Design sdram_controller, start of the top module:
module sdram_controller (
    wr_addr,
    wr_data,
    wr_enable,
    rd_addr,
    rd_data,
    rd_ready,
    rd_enable,
    busy, rst_n, clk,
    addr, bank_addr, data_in, data_out, data_oe, clock_enable, cs_n, ras_n, cas_n, we_n,
    data_mask_low, data_mask_high
);
parameter ROW_WIDTH = 13;
parameter COL_WIDTH = 9;
parameter BANK_WIDTH = 2;
parameter SDRADDR_WIDTH = ROW_WIDTH > COL_WIDTH ? ROW_WIDTH : COL_WIDTH;
parameter HADDR_WIDTH = BANK_WIDTH + ROW_WIDTH + COL_WIDTH;
parameter CLK_FREQUENCY = 133;   
parameter REFRESH_TIME =  32;    
parameter REFRESH_COUNT = 8192;  
localparam CYCLES_BETWEEN_REFRESH = ( CLK_FREQUENCY
                                      * 1_000
                                      * REFRESH_TIME
                                    ) / REFRESH_COUNT;
localparam IDLE      = 5'b00000;
localparam INIT_NOP1 = 5'b01000,
           INIT_PRE1 = 5'b01001,
           INIT_NOP1_1=5'b00101,
           INIT_REF1 = 5'b01010,
           INIT_NOP2 = 5'b01011,
           INIT_REF2 = 5'b01100,
           INIT_NOP3 = 5'b01101,
           INIT_LOAD = 5'b01110,
           INIT_NOP4 = 5'b01111;
localparam REF_PRE  =  5'b00001,
           REF_NOP1 =  5'b00010,
           REF_REF  =  5'b00011,
           REF_NOP2 =  5'b00100;
localparam READ_ACT  = 5'b10000,
           READ_NOP1 = 5'b10001,
           READ_CAS  = 5'b10010,
           READ_NOP2 = 5'b10011,
           READ_READ = 5'b10100;
localparam WRIT_ACT  = 5'b11000,
           WRIT_NOP1 = 5'b11001,
           WRIT_CAS  = 5'b11010,
           WRIT_NOP2 = 5'b11011;
localparam CMD_PALL = 8'b10010001,
           CMD_REF  = 8'b10001000,
           CMD_NOP  = 8'b10111000,
           CMD_MRS  = 8'b10000000,
           CMD_BACT = 8'b10011000,
  ...
For scale: about 590 cells after synthesis, roughly 92 flip-flops, about 4200 um2 of cells after synthesis.
make LEC_CHECK=0 ABC_AREA=1 CAP_MARGIN=20 CORE_MARGIN=2 CORE_UTILIZATION=69 CTS_CLUSTER_DIAMETER=312 CTS_CLUSTER_SIZE=96 PLACE_DENSITY=0.35 SLEW_MARGIN=20 TNS_END_PERCENT=5 finish   # period 2.98 ns
run.sh (not shown) runs the stock make flow with config.mk's settings and CLKGATE_MAP_FILE=.
The first run died in global placement (GPL-0301).
Change:
Settings changed: ABC_AREA 1 to not set, CORE_UTILIZATION 69 to 40, CTS_CLUSTER_DIAMETER 312 to not set, CTS_CLUSTER_SIZE 96 to not set, PLACE_DENSITY 0.35 to 0.6, TNS_END_PERCENT 5 to not set.
Clock period 2.98 ns to 7.5 ns, I/O delays scaled along.
Effect:
- With this change the flow produced a clean layout
- area after synthesis increases by 1.2%
- die area grows by about 70%
- synthesized cell count came out lower by about 16%
Change:
Settings changed: CORE_ASPECT_RATIO set to 0.5, CORE_MARGIN 2 to 9, CORE_UTILIZATION 40 to 61.
The new run passed the timing, DRC and antenna checks. Power climbs by 15%. Cell count fell by 6.3%. Setup slack got worse by 0.75 ns. Wire length climbs by 43%. Fmax shrinks by 16%. Critical path depth climbs by 3. Synthesized cell count stays the same. Via count goes up by 16%. Worst hold slack gets better by 0.0060 ns. Synthesized area does not change.
Change:
Settings changed: CORE_ASPECT_RATIO 0.5 to not set, CORE_MARGIN 9 to 2, CORE_UTILIZATION 61 to 72, CTS_CLUSTER_DIAMETER set to 115, CTS_CLUSTER_SIZE set to 46.
Clock period 7.5 ns to 3.59 ns, I/O delays scaled along.
The new run stopped in global placement (GPL-0301). Area after synthesis does not change. Die area came out lower by 38%. Synthesized cell count is unchanged.

* * *

## run A
The RTL this note starts from:
==> flow/design.v <==
module sdram_controller (
    wr_addr,
    wr_data,
    wr_enable,
    rd_addr,
    rd_data,
    rd_ready,
    rd_enable,
    busy, rst_n, clk,
    addr, bank_addr, data_in, data_out, data_oe, clock_enable, cs_n, ras_n, cas_n, we_n,
    data_mask_low, data_mask_high
);
parameter ROW_WIDTH = 13;
parameter COL_WIDTH = 9;
parameter BANK_WIDTH = 2;
parameter SDRADDR_WIDTH = ROW_WIDTH > COL_WIDTH ? ROW_WIDTH : COL_WIDTH;
parameter HADDR_WIDTH = BANK_WIDTH + ROW_WIDTH + COL_WIDTH;
parameter CLK_FREQUENCY = 133;   
parameter REFRESH_TIME =  32;    
parameter REFRESH_COUNT = 8192;  
localparam CYCLES_BETWEEN_REFRESH = ( CLK_FREQUENCY
                                      * 1_000
                                      * REFRESH_TIME
                                    ) / REFRESH_COUNT;
localparam IDLE      = 5'b00000;
localparam INIT_NOP1 = 5'b01000,
           INIT_PRE1 = 5'b01001,
           INIT_NOP1_1=5'b00101,
           INIT_REF1 = 5'b01010,
           INIT_NOP2 = 5'b01011,
           INIT_REF2 = 5'b01100,
           INIT_NOP3 = 5'b01101,
           INIT_LOAD = 5'b01110,
           INIT_NOP4 = 5'b01111;
localparam REF_PRE  =  5'b00001,
           REF_NOP1 =  5'b00010,
           REF_REF  =  5'b00011,
           REF_NOP2 =  5'b00100;
localparam READ_ACT  = 5'b10000,
           READ_NOP1 = 5'b10001,
           READ_CAS  = 5'b10010,
           READ_NOP2 = 5'b10011,
           READ_READ = 5'b10100;
localparam WRIT_ACT  = 5'b11000,
           WRIT_NOP1 = 5'b11001,
           WRIT_CAS  = 5'b11010,
           WRIT_NOP2 = 5'b11011;
localparam CMD_PALL = 8'b10010001,
           CMD_REF  = 8'b10001000,
           CMD_NOP  = 8'b10111000,
           CMD_MRS  = 8'b10000000,
           CMD_BACT = 8'b10011000,
           CMD_READ = 8'b10101001,
           CMD_WRIT = 8'b10100001;
input  [HADDR_WIDTH-1:0]   wr_addr;
input  [15:0]              wr_data;
input                      wr_enable;
input  [HADDR_WIDTH-1:0]   rd_addr;
output [15:0]              rd_data;
input                      rd_enable;
output                     rd_ready;
output                     busy;
input                      rst_n;
input                      clk;
output [SDRADDR_WIDTH-1:0] addr;
output [BANK_WIDTH-1:0]    bank_addr;
input  [15:0]              data_in;
output [15:0]              data_out;
output                     data_oe;
output                     clock_enable;
output                     cs_n;
output                     ras_n;
output                     cas_n;
output                     we_n;
output                     data_mask_low;
output                     data_mask_high;
reg  [HADDR_WIDTH-1:0]   haddr_r;
reg  [15:0]              wr_data_r;
reg  [15:0]              rd_data_r;
reg                      busy;
reg                      data_mask_low_r;
reg                      data_mask_high_r;
reg [SDRADDR_WIDTH-1:0]  addr_r;
reg [BANK_WIDTH-1:0]     bank_addr_r;
reg                      rd_ready_r;
wire                     data_mask_low, data_mask_high;
assign data_mask_high = data_mask_high_r;
assign data_mask_low  = data_mask_low_r;
assign rd_data        = rd_data_r;
reg [3:0] state_cnt;
reg [9:0] refresh_cnt;
reg [7:0] command;
reg [4:0] state;
reg [7:0] command_nxt;
reg [3:0] state_cnt_nxt;
reg [4:0] next;
assign {clock_enable, cs_n, ras_n, cas_n, we_n} = command[7:3];
assign bank_addr      = (state[4]) ? bank_addr_r : command[2:1];
assign addr           = (state[4] | state == INIT_LOAD) ? addr_r : { {SDRADDR_WIDTH-11{1'b0}}, command[0], 10'd0 };
assign data_out = wr_data_r;
assign data_oe  = (state == WRIT_CAS);
assign rd_ready = rd_ready_r;
always @ (posedge clk)
  if (~rst_n)
    begin
    state <= INIT_NOP1;
    command <= CMD_NOP;
    state_cnt <= 4'hf;
    haddr_r <= {HADDR_WIDTH{1'b0}};
    wr_data_r <= 16'b0;
    rd_data_r <= 16'b0;
    busy <= 1'b0;
    end
  else
    begin
    state <= next;
    command <= command_nxt;
    if (!state_cnt)
      state_cnt <= state_cnt_nxt;
    else
      state_cnt <= state_cnt - 1'b1;
    if (wr_enable)
      wr_data_r <= wr_data;
    if (state == READ_READ)
      begin
      rd_data_r <= data_in;
      rd_ready_r <= 1'b1;
      end
    else
      rd_ready_r <= 1'b0;
    busy <= state[4];
    if (rd_enable)
      haddr_r <= rd_addr;
    else if (wr_enable)
      haddr_r <= wr_addr;
    end
always @ (posedge clk)
 if (~rst_n)
   refresh_cnt <= 10'b0;
 else
   if (state == REF_NOP2)
     refresh_cnt <= 10'b0;
   else
     refresh_cnt <= refresh_cnt + 1'b1;
always @*
begin
    if (state[4])
      {data_mask_low_r, data_mask_high_r} = 2'b00;
    else
      {data_mask_low_r, data_mask_high_r} = 2'b11;
   bank_addr_r = 2'b00;
   addr_r = {SDRADDR_WIDTH{1'b0}};
   if (state == READ_ACT | state == WRIT_ACT)
     begin
     bank_addr_r = haddr_r[HADDR_WIDTH-1:HADDR_WIDTH-(BANK_WIDTH)];
     addr_r = haddr_r[HADDR_WIDTH-(BANK_WIDTH+1):HADDR_WIDTH-(BANK_WIDTH+ROW_WIDTH)];
     end
   else if (state == READ_CAS | state == WRIT_CAS)
     begin
     bank_addr_r = haddr_r[HADDR_WIDTH-1:HADDR_WIDTH-(BANK_WIDTH)];
     addr_r = {
               {SDRADDR_WIDTH-(11){1'b0}},
               1'b1,                        
               {10-COL_WIDTH{1'b0}},
               haddr_r[COL_WIDTH-1:0]
              };
     end
   else if (state == INIT_LOAD)
     begin
     addr_r = {{SDRADDR_WIDTH-10{1'b0}}, 10'b1000110000};
     end
end
always @*
begin
   state_cnt_nxt = 4'd0;
   command_nxt = CMD_NOP;
   if (state == IDLE)
        if (refresh_cnt >= CYCLES_BETWEEN_REFRESH)
          begin
          next = REF_PRE;
          command_nxt = CMD_PALL;
          end
        else if (rd_enable)
          begin
          next = READ_ACT;
          command_nxt = CMD_BACT;
          end
        else if (wr_enable)
          begin
          next = WRIT_ACT;
          command_nxt = CMD_BACT;
          end
        else
          begin
          next = IDLE;
          end
    else
      if (!state_cnt)
        case (state)
          INIT_NOP1:
            begin
            next = INIT_PRE1;
            command_nxt = CMD_PALL;
            end
          INIT_PRE1:
            begin
            next = INIT_NOP1_1;
            end
          INIT_NOP1_1:
            begin
            next = INIT_REF1;
            command_nxt = CMD_REF;
            end
          INIT_REF1:
            begin
            next = INIT_NOP2;
            state_cnt_nxt = 4'd7;
            end
          INIT_NOP2:
            begin
            next = INIT_REF2;
            command_nxt = CMD_REF;
            end
          INIT_REF2:
            begin
            next = INIT_NOP3;
            state_cnt_nxt = 4'd7;
            end
          INIT_NOP3:
            begin
            next = INIT_LOAD;
            command_nxt = CMD_MRS;
            end
          INIT_LOAD:
            begin
            next = INIT_NOP4;
            state_cnt_nxt = 4'd1;
            end
          REF_PRE:
            begin
            next = REF_NOP1;
            end
          REF_NOP1:
            begin
            next = REF_REF;
            command_nxt = CMD_REF;
            end
          REF_REF:
            begin
            next = REF_NOP2;
            state_cnt_nxt = 4'd7;
            end
          WRIT_ACT:
            begin
            next = WRIT_NOP1;
            state_cnt_nxt = 4'd1;
            end
          WRIT_NOP1:
            begin
            next = WRIT_CAS;
            command_nxt = CMD_WRIT;
            end
          WRIT_CAS:
            begin
            next = WRIT_NOP2;
            state_cnt_nxt = 4'd1;
            end
          READ_ACT:
            begin
            next = READ_NOP1;
            state_cnt_nxt = 4'd1;
            end
          READ_NOP1:
            begin
            next = READ_CAS;
            command_nxt = CMD_READ;
            end
          READ_CAS:
            begin
            next = READ_NOP2;
            state_cnt_nxt = 4'd1;
            end
          READ_NOP2:
            begin
            next = READ_READ;
            end
          default:
            begin
            next = IDLE;
            end
          endcase
      else
        begin
        next = state;
        command_nxt = command;
        end
end
endmodule
clock: 2.98 ns
lec_check: 0
abc_area: 1
cap_margin: 20
core_aspect_ratio: 0.73
core_margin: 2
core_utilization: 64
cts_cluster_diameter: 312
cts_cluster_size: 96
place_density: 0.35
slew_margin: 20
tns_end_percent: 5
Looking at the reports, run A completed the entire flow and the layout it produced met the timing, DRC and antenna checks.
Here is what was changed in the inputs of run B compared with run A.
# run A
export LEC_CHECK = 0
export ABC_AREA = 1
export CAP_MARGIN = 20
export CORE_ASPECT_RATIO = 0.73
export CORE_MARGIN = 2
export CORE_UTILIZATION = 64
export CTS_CLUSTER_DIAMETER = 312
export CTS_CLUSTER_SIZE = 96
export PLACE_DENSITY = 0.35
export SLEW_MARGIN = 20
export TNS_END_PERCENT = 5
create_clock -name core_clock -period 2.98 [get_ports {clk}]
# run B
export LEC_CHECK = 0
export CAP_MARGIN = 20
export CORE_MARGIN = 2
export CORE_UTILIZATION = 40
export PLACE_DENSITY = 0.6
export SETUP_SLACK_MARGIN = 0.25
export SLEW_MARGIN = 20
create_clock -name core_clock -period 4.09 [get_ports {clk}]
--- outcome ---
- Run B: all stages complete, timing, DRC and antenna checks passed
- Compared with run A, run B shows a clock share of power that is 2.2 points higher.
- The higher post-route fraction of the period consumed by the critical path came out of run A.
- Run B — met1 capacity usage during global routing 15 points lower, run A as reference
- Run comparison: run A destination of the critical timing path addr[5]; run B destination of the critical timing path addr[4]
- Per the comparison of run B with run A, xor/xnor cell area share of the yosys netlist now sits higher; multi-input combinational cell area rose by 240 um2; overall die area +59%; number of rows created at floorplan higher; number of buffers and inverters on the critical path now sits lower.
The inputs of run C differ from those of run B as listed below.
# run B
export LEC_CHECK = 0
export CAP_MARGIN = 20
export CORE_MARGIN = 2
export CORE_UTILIZATION = 40
export PLACE_DENSITY = 0.6
export SETUP_SLACK_MARGIN = 0.25
export SLEW_MARGIN = 20
create_clock -name core_clock -period 4.09 [get_ports {clk}]
# run C
export LEC_CHECK = 0
export CAP_MARGIN = 20
export CORE_ASPECT_RATIO = 0.5
export CORE_MARGIN = 2
export CORE_UTILIZATION = 40
export CTS_CLUSTER_DIAMETER = 348
export CTS_CLUSTER_SIZE = 10
export PLACE_DENSITY = 0.6
export SLEW_MARGIN = 20
create_clock -name core_clock -period 7.5 [get_ports {clk}]
==> results <==
For length of routed met2 wiring, dividing the value from run B by the value from run C gives 1.08. Diff run B -> run C: buffer share of cell area lower, area added between synthesis and finish higher, clock transition at the registers of the reported paths lower, number of non-clock buffers lower, clock share of power higher. On tally of non-filler cells in the final layout, run B and run C are basically level. Run B vs run C, end point of the critical path: addr[4] vs addr[5]. Comparing run B and run C, the higher combinational share of power is on run B. Run C ended with more minimum setup slack among reg-to-reg paths than run B.
#### Input delta (run D over run C)
# run C
export LEC_CHECK = 0
export CAP_MARGIN = 20
export CORE_ASPECT_RATIO = 0.5
export CORE_MARGIN = 2
export CORE_UTILIZATION = 40
export CTS_CLUSTER_DIAMETER = 348
export CTS_CLUSTER_SIZE = 10
export PLACE_DENSITY = 0.6
export SLEW_MARGIN = 20
create_clock -name core_clock -period 7.5 [get_ports {clk}]
# run D
export LEC_CHECK = 0
export ABC_AREA = 1
export CAP_MARGIN = 20
export CORE_MARGIN = 2
export CORE_UTILIZATION = 72
export CTS_CLUSTER_DIAMETER = 178
export CTS_CLUSTER_SIZE = 99
export PLACE_DENSITY = 0.6
export SLEW_MARGIN = 20
create_clock -name core_clock -period 3.03 [get_ports {clk}]
### Flow results
- In run D, die size is lower than in run C.
- Starting density of the core ends up higher on run D.
- Run D did not make it past 3_3_place_gp, where a tool error ended it.
- Synthesized cell count (higher): run D
Power is estimated from default activity; no workload was simulated.
